Setup of v46:
==> flow/design.v <==
module data_syn(
    input logic clk_i,
    input logic rst_n_i,
    input logic data_i,
    output logic data_o
);
logic data_a, data_b;
assign data_o = data_b;
always_ff @(posedge clk_i or negedge rst_n_i)
begin
    if (!rst_n_i) begin
        data_a <= 1'b0;
        data_b <= 1'b0;
    end else begin
        data_a <= data_i;
        data_b <= data_a;
    end
end
endmodule
module edge2en(
    input logic clk_i,
    input logic rst_n_i,
    input logic data_i,
    output logic pos_edge_o,
    output logic neg_edge_o,
    output logic any_edge_o
);
logic data_a, data_b;
assign pos_edge_o = ~data_b & data_a;
assign neg_edge_o = ~data_a & data_b;
assign any_edge_o =  data_a ^ data_b;
always_ff @(posedge clk_i or negedge rst_n_i)
begin
    if (!rst_n_i) begin
        data_a <= 1'b0;
        data_b <= 1'b0;
    end else begin
        data_a <= data_i;
        data_b <= data_a;
    end
end
endmodule
module startup #(
    parameter int W = 32
) (
    input logic clk_i,
    input logic rst_n_i,
    input logic  [4:0] gate_sync_i,
    input logic [W-1:0] gate_shift_i,
    output logic [4:0] gate_en_o
);
logic  [4:0] gate_en;
logic [W-1:0] gate_cnt;
logic        gate_next;
logic        gate_done;
assign gate_en_o = gate_en;
edge2en gate_next_en(
    .clk_i(clk_i),
    .rst_n_i(rst_n_i),
    .data_i(gate_done & (gate_en == gate_sync_i)),
    .pos_edge_o(gate_next)
);
always_ff @(posedge clk_i or negedge rst_n_i)
begin
    if (!rst_n_i) begin
        gate_en   <= 5'b00000;
        gate_cnt  <= {W{1'b0}};
        gate_done <= 1'b0;
    end else begin
        gate_en   <= gate_next ? {gate_en[3:0], (gate_sync_i != 5'b01111)} : gate_en;
        gate_cnt  <= gate_next ? {W{1'b0}} : gate_cnt + 1'b1;
        gate_done <= gate_next ? 1'b0 : (gate_cnt == gate_shift_i) ? 1'b1 : gate_done;
    end
end
endmodule
module measure #(
    parameter int W = 32
) (
    input logic clk_i,
    input logic rst_n_i,
    input logic sig_clk_i,
    input logic        gate_en_i,
    input logic [W-1:0] gate_total_i,
    output logic        reg_wr_en_o,
    output logic [2*W-1:0] reg_wr_data_o,
    output logic gate_sync_o
);
logic sig_clk_s;
logic sig_clk_p;
logic gate_sync;
logic gate_sync_n;
logic        gate_en;
logic [W-1:0] gate_cnt;
logic [W-1:0] sig_clk_cnt;
logic [W-1:0] ref_clk_cnt;
logic        reg_wr_en;
logic [2*W-1:0] reg_wr_data;
assign reg_wr_en_o   = reg_wr_en;
assign reg_wr_data_o = reg_wr_data;
assign gate_sync_o = gate_sync;
data_syn sig_clk_syn(
    .clk_i(clk_i),
    .rst_n_i(rst_n_i),
    .data_i(sig_clk_i),
    .data_o(sig_clk_s)
);
edge2en sig_clk_en(
    .clk_i(clk_i),
    .rst_n_i(rst_n_i),
    .data_i(sig_clk_s),
    .pos_edge_o(sig_clk_p)
);
edge2en gate_sync_en(
    .clk_i(clk_i),
    .rst_n_i(rst_n_i),
    .data_i(gate_sync),
    .neg_edge_o(gate_sync_n)
);
always_ff @(posedge clk_i or negedge rst_n_i)
begin
    if (!rst_n_i) begin
        gate_en  <= 1'b0;
        gate_cnt <= {W{1'b0}};
        gate_sync <= 1'b0;
        sig_clk_cnt <= {W{1'b0}};
        ref_clk_cnt <= {W{1'b0}};
        reg_wr_en   <= 1'b0;
        reg_wr_data <= {(2*W){1'b0}};
    end else begin
        if (gate_sync) begin
            gate_en  <= (gate_cnt == gate_total_i) ? 1'b0 : gate_en;
            gate_cnt <= (gate_cnt == gate_total_i) ? {W{1'b0}} : gate_cnt + 1'b1;
            gate_sync <= (sig_clk_p & ~gate_en) ? 1'b0 : gate_sync;
            sig_clk_cnt <= sig_clk_p ? sig_clk_cnt + 1'b1 : sig_clk_cnt;
            ref_clk_cnt <= ref_clk_cnt + 1'b1;
        end else begin
            gate_en  <= gate_en_i;
            gate_cnt <= {W{1'b0}};
            gate_sync <= (sig_clk_p & gate_en) ? 1'b1 : gate_sync;
            sig_clk_cnt <= reg_wr_en ? {W{1'b0}} : sig_clk_cnt;
            ref_clk_cnt <= reg_wr_en ? {W{1'b0}} : ref_clk_cnt;
        end
        reg_wr_en   <= gate_sync_n;
        reg_wr_data <= gate_sync_n ? {ref_clk_cnt, sig_clk_cnt} : reg_wr_data;
    end
end
endmodule
`timescale 1ns / 1ps
module axi_dfm_v1_0(
    input logic s_axi_aclk,
    input logic s_axi_aresetn,
    input  logic [31:0] s_axi_awaddr,
    input  logic        s_axi_awvalid,
    output logic        s_axi_awready,
    input  logic [31:0] s_axi_wdata,
    input  logic        s_axi_wvalid,
    output logic        s_axi_wready,
    output logic s_axi_bvalid,
    input  logic s_axi_bready,
    input  logic [31:0] s_axi_araddr,
    input  logic        s_axi_arvalid,
    output logic        s_axi_arready,
    output logic [31:0] s_axi_rdata,
    output logic        s_axi_rvalid,
    input  logic        s_axi_rready,
    input  logic signal_in,
    output logic signal_done
);
localparam int W = 16;
logic [4:0] gate_en;
logic [4:0] gate_sync;
logic [W-1:0] gate_shift;
logic [W-1:0] gate_total;
logic     [4:0] raw_wr_en;
logic [2*W-1:0] raw_wr_data[5];
logic           reg_wr_en;
logic [2*W-1:0] reg_wr_data;
logic [2*W-1:0] reg_rd_data;
assign s_axi_awready = s_axi_aresetn && s_axi_awvalid && (!s_axi_bvalid || s_axi_bready);
assign s_axi_wready  = s_axi_aresetn && s_axi_wvalid  && (!s_axi_bvalid || s_axi_bready);
assign s_axi_arready = s_axi_aresetn && s_axi_arvalid && (!s_axi_rvalid || s_axi_rready);
assign signal_done = reg_wr_en;
always_ff @(posedge s_axi_aclk or negedge s_axi_aresetn)
begin
    if (!s_axi_aresetn) begin
        gate_shift <= {W{1'b0}};
        gate_total <= {W{1'b0}};
        reg_rd_data <= {(2*W){1'b0}};
        s_axi_bvalid <= 1'b0;
        s_axi_rvalid <= 1'b0;
        s_axi_rdata <= 32'h0000_0000;
    end else begin
        if (s_axi_awready) begin
            case (s_axi_awaddr[7:0])
                8'h00:
                    gate_shift <= s_axi_wdata[W-1:0];
                8'h04:
                    gate_total <= s_axi_wdata[W-1:0];
                default:
                    reg_rd_data <= reg_wr_data;
            endcase
        end
        if (s_axi_arready) begin
            case (s_axi_araddr[7:0])
                8'h00:
                    s_axi_rdata <= {{(32-W){1'b0}}, gate_shift};
                8'h04:
                    s_axi_rdata <= {{(32-W){1'b0}}, gate_total};
                8'h08:
                    s_axi_rdata <= {{(32-W){1'b0}}, reg_rd_data[W-1:0]};
                8'h0C:
                    s_axi_rdata <= {{(32-W){1'b0}}, reg_rd_data[2*W-1:W]};
                default:
                    s_axi_rdata <= 32'h0000_0000;
            endcase
        end
        s_axi_bvalid <= (s_axi_bvalid & ~s_axi_bready) | s_axi_awready;
        s_axi_rvalid <= (s_axi_rvalid & ~s_axi_rready) | s_axi_arready;
    end
end
startup #(.W(W)) startup(
    .clk_i(s_axi_aclk),
    .rst_n_i(s_axi_aresetn),
    .gate_sync_i(gate_sync),
    .gate_shift_i(gate_shift),
    .gate_en_o(gate_en)
);
genvar i;
generate
    for (i = 0; i < 5; i = i + 1) begin: measure_block
        measure #(.W(W)) measure(
            .clk_i(s_axi_aclk),
            .rst_n_i(s_axi_aresetn),
            .sig_clk_i(signal_in),
            .gate_en_i(gate_en[i]),
            .gate_total_i(gate_total),
            .reg_wr_en_o(raw_wr_en[i]),
            .reg_wr_data_o(raw_wr_data[i]),
            .gate_sync_o(gate_sync[i])
        );
    end
endgenerate
always_ff @(posedge s_axi_aclk or negedge s_axi_aresetn)
begin
    if (!s_axi_aresetn) begin
        reg_wr_en   <= 1'b0;
        reg_wr_data <= {(2*W){1'b0}};
    end else begin
        reg_wr_en <= raw_wr_en[0] | raw_wr_en[1] | raw_wr_en[2] | raw_wr_en[3] | raw_wr_en[4];
        case (raw_wr_en)
            5'b00001:
                reg_wr_data <= raw_wr_data[0];
            5'b00010:
                reg_wr_data <= raw_wr_data[1];
            5'b00100:
                reg_wr_data <= raw_wr_data[2];
            5'b01000:
                reg_wr_data <= raw_wr_data[3];
            5'b10000:
                reg_wr_data <= raw_wr_data[4];
            default:
                reg_wr_data <= reg_wr_data;
        endcase
    end
end
endmodule
Settings: LEC_CHECK=0, CAP_MARGIN=20, CORE_MARGIN=2, CORE_UTILIZATION=40, PLACE_DENSITY=0.6, SETUP_SLACK_MARGIN=0.62, SLEW_MARGIN=20; clock period 3.55 ns.
run.sh (not shown) runs the stock make flow with config.mk's settings and CLKGATE_MAP_FILE=.
v46 went all the way through synthesis, placement and routing and the layout is clean on timing, DRC and antenna.
Changes in v38 relative to v46:
- HOLD_SLACK_MARGIN now -0.09, previously not set
- PLACE_DENSITY no longer set, was 0.6
- CORE_UTILIZATION now 72, was 40
- SETUP_SLACK_MARGIN no longer set, was 0.62
- the clock period (ns, I/O delays scaled along) now 3.04, was 3.55
## What came out
Measured against each other, v46 and v38 differ in all-layer global routing usage, the lower figure coming from v46.
For final net count, v38 and v46 come out practically identical.
Compared with v46, v38 shows a horizontal die size that is about 25% lower.
Relative to v46, worst hold slack has gone up in v38.
On worst setup slack, v38 does worse than v46.
Compared with v46, in v38 CTS buffer count down 10; clock network latency to the later pin of the worst-skew pair roughly the same.
Final cell area: v38 below v46
Antenna cell count up 1 in v38 wrt v46
For v32, these inputs were changed with respect to v38:
- setting CTS_CLUSTER_DIAMETER to 386 for the first time
- setting ABC_AREA to 1 for the first time
- removing HOLD_SLACK_MARGIN (formerly -0.09)
- setting PLACE_DENSITY to 0.6 for the first time
- changing the clock period (ns, I/O delays scaled along) from 3.04 to 2.0
Results
Going from v38 to v32, overall power of the completed layout grows by about 20%. v32 reports a lower number of distinct standard cells referenced by the synthesized netlist than v38 does. v32: clock-buffer cell count is 2 lower than what v38 reported. Measured against each other, v32 and v38 differ in average wire length per cell after detail routing, the lower figure coming from v32. Between v32 and v38, the adder and majority gate portion of the synthesized area figures differ only marginally. Summary — layout buffer count excluding clock buffers, v32 relative to v38: higher, by 75. Lower detailed placer's ending HPWL was reported by v38, not v32. Of v32 and v38, the higher area added between synthesis and finish belongs to v32. Compared to v38, v32 has synthesized instance count 1237 higher. On met3 demand-to-capacity share in global routing: between v32 and v38, it ends up lower for v38. As far as number of primary I/O pins goes, v32 and v38 are indistinguishable; the numbers are identical.
Modified inputs, v39 compared to v32
- changing CAP_MARGIN from 20 to 0
- removing PLACE_DENSITY (formerly 0.6)
- removing ABC_AREA (formerly 1)
- setting CTS_CLUSTER_SIZE to 14 for the first time
- removing CTS_CLUSTER_DIAMETER (formerly 386)
- changing the clock period (ns, I/O delays scaled along) from 2.0 to 1.97
Results
Summary of v32 and v39: one run falls short of a clean finish, namely v39.
The layout from v39, despite a flow that completed every stage, fails the layout checks, with the failing checks listed as negative setup slack.
v39: post-route worst setup slack is 0.16 ns lower than what v32 reported.
Width of the die in v39 vs v32: down 4.6 um
On combinational power: between v32 and v39, it ends up lower for v32.
Compared with v32, in v39 buffer-and-inverter tally for the worst setup path now sits higher, final design instance area without fill -about 1.4%, reported net switching power increased by 93% relative to the old numbers.
For v37, these inputs were changed with respect to v39:
- CTS_CLUSTER_SIZE: 14 -> unset
- CAP_MARGIN: 0 -> 20
- CORE_UTILIZATION: 72 -> 68
- the clock period (ns, I/O delays scaled along): 1.97 -> 3.71
## What came out
- v37 went all the way through synthesis, placement and routing and the layout is clean on timing, DRC and antenna.
- v37 vs. v39: synthesized area divided by synthesized cell count ~0 delta, switching fraction of total power lower.
- Going from v39 to v37, worst-skew pair later-pin latency shrinks by 0.02 ns.
- The core utilization reported for v37 is smaller than that of v39 by 9.3 points.
- Total wire length after detailed routing, v39 and v37, higher one = v39.
- On row count: between v39 and v37, it ends up lower for v39.
- Going from v39 to v37, the pre-CTS worst setup slack was found to have gone up by 1.21 ns.
- The post-route worst setup slack of v37 is higher than that of v39.
- Summary of v37 over v39: power consumption dropped 49%; number of failing setup endpoints in the final timing report shows a reduction of 30.
- NOTE cell leakage power v39->v37 decreased by a few percent
Power and IR drop assume default switching activity.
